==> trial 37 <==
## top_logic
module top_logic(  
		clk,
		rst,
		frz,
		level,
		Dout,
		vsync,
		hsync,
		VGA_R,
		VGA_G,
		VGA_B,
		BTNU,
		BTND,
		BTNL,
		BTNR,
        seven_seg,
        sel,
        pattern_select,
         I_spi_miso,
         O_spi_sck,
         O_spi_cs,
         O_spi_mosi
);
	input clk;
    input rst;
    input frz;
    input [4:0]level;
    input Dout;
    output vsync;
    output hsync;
    output [3:0] VGA_R;
    output [3:0] VGA_G;
    output [3:0] VGA_B;
    input BTNU;
    input BTND;
    input BTNR;
    input BTNL;
    output [7:0]seven_seg;
    output [7:0] sel;
    wire left;
    wire right;
    wire up;
    wire down;
    assign left=BTNL;
    assign right=BTNR;
    assign up=BTNU;
    assign down=BTND;
    input    I_spi_miso;  
    output  wire         O_spi_sck;  
    output  wire         O_spi_cs  ;  
    output  wire         O_spi_mosi ;    
    input pattern_select;
    wire [3:0]spi_x_out;
    wire [3:0]spi_y_out;
    wire [15:0]score;
    wire over;
   spi_control spi(
                .clk(clk),
                .I_rst_n(!rst),
                .I_tx_en(1'b1),
                .rst(rst),
                .spi_x_out(spi_x_out),
                .spi_y_out(spi_y_out),
                .I_spi_miso(I_spi_miso),
                .O_spi_sck(O_spi_sck),
                .O_spi_cs(O_spi_cs),
                .O_spi_mosi(O_spi_mosi)
    );
    vga VGA( 
			 .clk(clk),
			 .rst(rst),
			 .frz(~frz),
			 .color_change(Dout),
			 .score2(score),
			 .vsync(vsync),
			 .hsync(hsync),
			 .VGA_R(VGA_R),
			 .VGA_G(VGA_G),
			 .VGA_B(VGA_B),
			 .up(up),
			 .down(down),
			 .right(right),
			 .left(left),
			 .pattern_select(pattern_select),
			 .over(over),
			 .spi_x_out(spi_x_out),
			 .spi_y_out(spi_y_out)
	);
    seg_display seg(
            .clk(clk),
            .seven_seg(seven_seg),
            .sel(sel),
            .rst(rst),
            .over(over),
            .idata(score)
    );
endmodule
Settings: LEC_CHECK=0, ABC_AREA=1, CAP_MARGIN=20, CELL_PAD_IN_SITES_DETAIL_PLACEMENT=1, CELL_PAD_IN_SITES_GLOBAL_PLACEMENT=0, CORE_MARGIN=4, CORE_UTILIZATION=67, CTS_CLUSTER_DIAMETER=207, GPL_ROUTABILITY_DRIVEN=0, HOLD_SLACK_MARGIN=0.19, MAX_ROUTING_LAYER=met4, SETUP_SLACK_MARGIN=-0.42, SLEW_MARGIN=20, TNS_END_PERCENT=75; clock period 16.2 ns.
run.sh (not shown) runs the stock make flow with config.mk's settings and CLKGATE_MAP_FILE=.
==> trial 74 (differences from trial 37) <==
==> flow/config.mk (replaced) <==
export PLATFORM = sky130hd
export DESIGN_NAME = top_logic
export DESIGN_NICKNAME = top_logic
export VERILOG_FILES = /design/flow/design.v
export SDC_FILE = /design/flow/constraint.sdc
export NUM_CORES = 4
export LEC_CHECK = 0
export ABC_AREA = 1
export CAP_MARGIN = 20
export CORE_MARGIN = 2
export CORE_UTILIZATION = 72
export CTS_CLUSTER_DIAMETER = 324
export CTS_CLUSTER_SIZE = 95
export SLEW_MARGIN = 20
export TNS_END_PERCENT = 40
==> flow/constraint.sdc (replaced) <==
create_clock -name core_clock -period 7.37 [get_ports {clk}]
set_input_delay 1.4740 -clock core_clock [delete_from_list [all_inputs] [get_ports {clk}]]
set_output_delay 1.4740 -clock core_clock [all_outputs]
set_load 0.01 [all_outputs]
==> comparison <==
- Trial 37 failed in detailed placement. Trial 74 died in global routing.
- Synthesized cell count is the same in trial 37 and trial 74.
- Synthesized area is the same in trial 74 and trial 37.
- Against trial 37, the die area of trial 74 is lower by about 9%.

* * *

==> inputs of 12-22 <==
top_logic again, from the RTL that the note above started with.
## top_logic
module top_logic(  
		clk,
		rst,
		frz,
		level,
		Dout,
		vsync,
		hsync,
		VGA_R,
		VGA_G,
		VGA_B,
		BTNU,
		BTND,
		BTNL,
		BTNR,
        seven_seg,
        sel,
        pattern_select,
         I_spi_miso,
         O_spi_sck,
         O_spi_cs,
         O_spi_mosi
);
make LEC_CHECK=0 CAP_MARGIN=20 CORE_MARGIN=2 CORE_UTILIZATION=72 CTS_CLUSTER_DIAMETER=43 HOLD_SLACK_MARGIN=-0.08 MAX_ROUTING_LAYER=met4 SETUP_SLACK_MARGIN=1.63 SLEW_MARGIN=20 finish   # period 12.2 ns
==> 07-18: changes against 12-22 <==
==> flow/config.mk (replaced) <==
export PLATFORM = sky130hd
export DESIGN_NAME = top_logic
export DESIGN_NICKNAME = top_logic
export VERILOG_FILES = /design/flow/design.v
export SDC_FILE = /design/flow/constraint.sdc
export NUM_CORES = 4
export LEC_CHECK = 0
export ABC_AREA = 1
export CAP_MARGIN = 20
export CORE_ASPECT_RATIO = 0.5
export CORE_MARGIN = 2
export CORE_UTILIZATION = 72
export CTS_CLUSTER_DIAMETER = 324
export CTS_CLUSTER_SIZE = 95
export HOLD_SLACK_MARGIN = 0.29
export SLEW_MARGIN = 20
export TNS_END_PERCENT = 40
==> flow/constraint.sdc (replaced) <==
create_clock -name core_clock -period 7.37 [get_ports {clk}]
set_input_delay 1.4740 -clock core_clock [delete_from_list [all_inputs] [get_ports {clk}]]
set_output_delay 1.4740 -clock core_clock [all_outputs]
set_load 0.01 [all_outputs]
==> 08-25: changes against 12-22 <==
==> flow/config.mk (replaced) <==
export PLATFORM = sky130hd
export DESIGN_NAME = top_logic
export DESIGN_NICKNAME = top_logic
export VERILOG_FILES = /design/flow/design.v
export SDC_FILE = /design/flow/constraint.sdc
export NUM_CORES = 4
export LEC_CHECK = 0
export CAP_MARGIN = 20
export CELL_PAD_IN_SITES_DETAIL_PLACEMENT = 1
export CORE_MARGIN = 4
export CORE_UTILIZATION = 67
export CTS_CLUSTER_DIAMETER = 207
export GPL_ROUTABILITY_DRIVEN = 0
export MAX_ROUTING_LAYER = met4
export SETUP_SLACK_MARGIN = -0.42
export SLEW_MARGIN = 20
==> flow/constraint.sdc (replaced) <==
create_clock -name core_clock -period 16.2 [get_ports {clk}]
set_input_delay 3.2400 -clock core_clock [delete_from_list [all_inputs] [get_ports {clk}]]
set_output_delay 3.2400 -clock core_clock [all_outputs]
set_load 0.01 [all_outputs]
==> 11-14: changes against 12-22 <==
==> flow/config.mk (replaced) <==
export PLATFORM = sky130hd
export DESIGN_NAME = top_logic
export DESIGN_NICKNAME = top_logic
export VERILOG_FILES = /design/flow/design.v
export SDC_FILE = /design/flow/constraint.sdc
export NUM_CORES = 4
export LEC_CHECK = 0
export CAP_MARGIN = 20
export CORE_MARGIN = 2
export CORE_UTILIZATION = 8
export SLEW_MARGIN = 20
==> flow/constraint.sdc (replaced) <==
create_clock -name core_clock -period 21.0 [get_ports {clk}]
set_input_delay 4.2000 -clock core_clock [delete_from_list [all_inputs] [get_ports {clk}]]
set_output_delay 4.2000 -clock core_clock [all_outputs]
set_load 0.01 [all_outputs]
==> results <==
item                                                       12-22                       11-14                      08-25                       07-18
Outcome                               complete, but fails checks     complete, no violations  aborted with a tool error   aborted with a tool error
Stage where the flow stopped                                   -                           -       clock tree synthesis              global routing
Violated checks                             negative setup slack                           -                          -                           -
Final setup vio count                                          2                           0                          -                           -
Clk pin slew, worst setup/hold paths                     0.06 ns                     0.09 ns                          -                           -
Fp util                                                    0.723                      0.0803                      0.674                       0.728
Clk Tree Root Cell                    sky130_fd_sc_hd__clkbuf_16  sky130_fd_sc_hd__clkbuf_16                          -  sky130_fd_sc_hd__clkbuf_16
H-tree depth reported by CTS                                   2                           2                          -                           1
Number of antenna diodes                                      10                           8                          -                           -
Number of non-clock buffers                                  840                         191                          -                           -
Relative slew margins                                      0.312                       0.246                          -                           -
Net count of the mapped netlist                           15,600                      15,600                     15,600                      17,600
Multi-input combinational gate total                       8,279                       8,279                          -                           -
Period minus WS final                                   13.52 ns                    16.52 ns                          -                           -

* * *

==> 01-18 <==
top_logic again, from the RTL that the note above started with.
## top_logic
module top_logic(  
		clk,
		rst,
		frz,
		level,
		Dout,
		vsync,
		hsync,
		VGA_R,
		VGA_G,
		VGA_B,
		BTNU,
		BTND,
		BTNL,
		BTNR,
        seven_seg,
        sel,
        pattern_select,
         I_spi_miso,
         O_spi_sck,
         O_spi_cs,
         O_spi_mosi
);
	input clk;
    input rst;
    input frz;
    input [4:0]level;
    input Dout;
    output vsync;
    output hsync;
    output [3:0] VGA_R;
    output [3:0] VGA_G;
    output [3:0] VGA_B;
    input BTNU;
    input BTND;
    input BTNR;
    input BTNL;
    output [7:0]seven_seg;
    output [7:0] sel;
    wire left;
    wire right;
    wire up;
    wire down;
    assign left=BTNL;
    assign right=BTNR;
    assign up=BTNU;
    assign down=BTND;
    input    I_spi_miso;  
    output  wire         O_spi_sck;  
    output  wire         O_spi_cs  ;  
    output  wire         O_spi_mosi ;    
    input pattern_select;
    wire [3:0]spi_x_out;
    wire [3:0]spi_y_out;
    wire [15:0]score;
    wire over;
   spi_control spi(
                .clk(clk),
                .I_rst_n(!rst),
                .I_tx_en(1'b1),
                .rst(rst),
                .spi_x_out(spi_x_out),
                .spi_y_out(spi_y_out),
                .I_spi_miso(I_spi_miso),
                .O_spi_sck(O_spi_sck),
                .O_spi_cs(O_spi_cs),
  ...
Settings: LEC_CHECK=0, ABC_AREA=1, CAP_MARGIN=20, CORE_ASPECT_RATIO=0.71, CORE_MARGIN=2, CORE_UTILIZATION=72, PLACE_DENSITY_LB_ADDON=0.0, SETUP_SLACK_MARGIN=1.64, SLEW_MARGIN=20; clock period 9.47 ns.
==> 05-08 (differences from 01-18) <==
ABC_AREA = 0   (was 1)
CELL_PAD_IN_SITES_GLOBAL_PLACEMENT = 0   (was unset)
CORE_ASPECT_RATIO = 1.01   (was 0.71)
PLACE_DENSITY = 0.64   (was unset)
PLACE_DENSITY_LB_ADDON = unset   (was 0.0)
SETUP_SLACK_MARGIN = 0.26   (was 1.64)
SLEW_MARGIN = 35   (was 20)
TNS_END_PERCENT = 85   (was unset)
==> flow/constraint.sdc (replaced) <==
create_clock -name core_clock -period 12.3 [get_ports {clk}]
set_input_delay 2.4600 -clock core_clock [delete_from_list [all_inputs] [get_ports {clk}]]
set_output_delay 2.4600 -clock core_clock [all_outputs]
set_load 0.01 [all_outputs]
==> 02-11 (differences from 01-18) <==
CAP_MARGIN = 5   (was 20)
CORE_ASPECT_RATIO = 0.56   (was 0.71)
CORE_UTILIZATION = 66   (was 72)
PLACE_DENSITY_LB_ADDON = unset   (was 0.0)
SETUP_SLACK_MARGIN = unset   (was 1.64)
TNS_END_PERCENT = 5   (was unset)
==> flow/constraint.sdc (replaced) <==
create_clock -name core_clock -period 9.17 [get_ports {clk}]
set_input_delay 1.8340 -clock core_clock [delete_from_list [all_inputs] [get_ports {clk}]]
set_output_delay 1.8340 -clock core_clock [all_outputs]
set_load 0.01 [all_outputs]
==> results.sh <==
# source this file to load flow results
export IMPL_status="complete, but fails checks"
export IMPL_so_faults="negative setup slack"
export IMPL_compound_area_share_pct=6.12
export IMPL_setup_slack_ns=-3.66
export IMPL_setup_viol=47
[end of results for 02-11]
==> results.sh <==
# implementation run metrics
export IMPL_compound_area_share_pct=6.12
export IMPL_status="stopped before the end"
export IMPL_lastStage="5_1_grt"
export IMPL_stop_error="[ERROR GRT-0116] Global routing finished with congestion. Check the congestion regions in the DRC Viewer."
export IMPL_post_synth_num_cell_types=68
export IMPL_netlist_top_cells_count="inv_1 (4,028), fa_1 (2,361), nand2_1 (1,959)"
[end of results for 01-18]
==> results.sh <==
# source this file to load flow results
export IMPL_setup_viol=2
export IMPL_setup_slack_ns=-1.30
export IMPL_yosys_cell_count_top_type="inv_1"
export IMPL_so_faults="negative setup slack"
export IMPL_compound_area_share_pct=7.07
export IMPL_status="complete, but fails checks"
[end of results for 05-08]

* * *

==> xenon <==
Starting RTL as in the previous note.
clock: 12.9 ns
lec_check: 0
cap_margin: 30
core_margin: 2
core_utilization: 72
slew_margin: 20
==> inputs of ember, as changes to xenon <==
- CAP_MARGIN: 30 -> 20
- CELL_PAD_IN_SITES_DETAIL_PLACEMENT: unset -> 1
- CORE_MARGIN: 2 -> 4
- CORE_UTILIZATION: 72 -> 67
- CTS_CLUSTER_DIAMETER: unset -> 65
- GPL_ROUTABILITY_DRIVEN: unset -> 0
==> flow/constraint.sdc (replaced) <==
create_clock -name core_clock -period 16.2 [get_ports {clk}]
set_input_delay 3.2400 -clock core_clock [delete_from_list [all_inputs] [get_ports {clk}]]
set_output_delay 3.2400 -clock core_clock [all_outputs]
set_load 0.01 [all_outputs]
==> qor summary <==
Status: ember did not finish; xenon failed layout checks
Last stage reached: ember global routing (5_1_grt); xenon -
Layout check failures: ember -; xenon negative setup slack
Number of buffers inserted during clock tree synthesis: ember 38; xenon 37
Width of the die: ember 410 µm; xenon 391 µm
Mapped Avg Cell Area: ember 8.90 µm²; xenon 8.90 µm²
Area of the die: ember 0.168 mm²; xenon 0.153 mm²
Placed inst area: ember 0.111 mm²; xenon 0.115 mm²
Hold buffer count at CTS: ember 0; xenon 0
Placeable core area: ember 0.160 mm²; xenon 0.149 mm²
Number of cells in the design after placement: ember 14.2k; xenon 14.5k
Post-Place Worst Slack: ember -0.821 ns; xenon -1.10 ns
Resized Gates After CTS: ember 57; xenon 52
Buffer count from post-CTS setup fixing: ember 6; xenon 39
Post-detailed-placement half-perimeter wirelength: ember 351000 µm; xenon 250000 µm
Number of standard-cell rows in the floorplan: ember 147; xenon 142
Floorplan Utilization: ember 67.4%; xenon 72.3%
Share of the yosys chip area belonging to registers: ember 5.63%; xenon 5.63%
Synth async-reset ratio: ember 0%; xenon 0%
Post-synth top area cell: ember fa_1; xenon fa_1
Vertical extent of the die: ember 410 µm; xenon 391 µm

* * *

==> build 72 <==
Starting RTL as in the previous note.
Design top_logic, start of the top module:
module top_logic(  
		clk,
		rst,
		frz,
		level,
		Dout,
		vsync,
		hsync,
		VGA_R,
		VGA_G,
		VGA_B,
		BTNU,
		BTND,
		BTNL,
		BTNR,
        seven_seg,
        sel,
        pattern_select,
         I_spi_miso,
         O_spi_sck,
         O_spi_cs,
         O_spi_mosi
);
	input clk;
    input rst;
    input frz;
    input [4:0]level;
    input Dout;
    output vsync;
    output hsync;
    output [3:0] VGA_R;
    output [3:0] VGA_G;
    output [3:0] VGA_B;
    input BTNU;
    input BTND;
    input BTNR;
    input BTNL;
    output [7:0]seven_seg;
    output [7:0] sel;
    wire left;
    wire right;
    wire up;
    wire down;
    assign left=BTNL;
    assign right=BTNR;
    assign up=BTNU;
    assign down=BTND;
    input    I_spi_miso;  
    output  wire         O_spi_sck;  
    output  wire         O_spi_cs  ;  
    output  wire         O_spi_mosi ;    
    input pattern_select;
    wire [3:0]spi_x_out;
    wire [3:0]spi_y_out;
    wire [15:0]score;
    wire over;
   spi_control spi(
                .clk(clk),
                .I_rst_n(!rst),
                .I_tx_en(1'b1),
                .rst(rst),
                .spi_x_out(spi_x_out),
                .spi_y_out(spi_y_out),
                .I_spi_miso(I_spi_miso),
                .O_spi_sck(O_spi_sck),
                .O_spi_cs(O_spi_cs),
                .O_spi_mosi(O_spi_mosi)
    );
    vga VGA( 
			 .clk(clk),
			 .rst(rst),
			 .frz(~frz),
			 .color_change(Dout),
			 .score2(score),
			 .vsync(vsync),
			 .hsync(hsync),
			 .VGA_R(VGA_R),
			 .VGA_G(VGA_G),
			 .VGA_B(VGA_B),
  ...
clock: 20.0 ns
lec_check: 0
abc_area: 1
cap_margin: 20
cell_pad_in_sites_global_placement: 1
core_margin: 4
core_utilization: 15
cts_cluster_diameter: 328
gpl_routability_driven: 0
place_density_lb_addon: 0.05
setup_slack_margin: -0.55
slew_margin: 20
tns_end_percent: 5
==> build 29: changes against build 72 <==
==> flow/config.mk (replaced) <==
export PLATFORM = sky130hd
export DESIGN_NAME = top_logic
export DESIGN_NICKNAME = top_logic
export VERILOG_FILES = /design/flow/design.v
export SDC_FILE = /design/flow/constraint.sdc
export NUM_CORES = 4
export LEC_CHECK = 0
export CAP_MARGIN = 20
export CORE_MARGIN = 2
export CORE_UTILIZATION = 44
export SLEW_MARGIN = 20
==> flow/constraint.sdc (replaced) <==
create_clock -name core_clock -period 16.9 [get_ports {clk}]
set_input_delay 3.3800 -clock core_clock [delete_from_list [all_inputs] [get_ports {clk}]]
set_output_delay 3.3800 -clock core_clock [all_outputs]
set_load 0.01 [all_outputs]
==> out/summary.rpt <==
================================================================================
Run status                                              timing/DRC/antenna clean
Number of antenna violations at the first check in global routing             35
Minimum hold slack                                                      446.6 ps
Met1 usage                                                                17.39%
Via-to-Cell Ratio                                                          3.532
Count of warning messages emitted by the tools                               133
Beginning of the worst hold path                                    VGA.movebullet1.x[10]$_SDFFE_PP0P_
Global routing met3 resource utilization                                 0.6902%
================================================================================
the above is filed under build 72

==> out/summary.rpt <==
================================================================================
Number of antenna violations at the first check in global routing              4
# nets final                                                               15600
Minimum hold slack                                                      437.7 ps
Count of warning messages emitted by the tools                               141
Met1 usage                                                                30.13%
Global routing met3 resource utilization                                  2.306%
Run status                                              timing/DRC/antenna clean
================================================================================
the above is filed under build 29

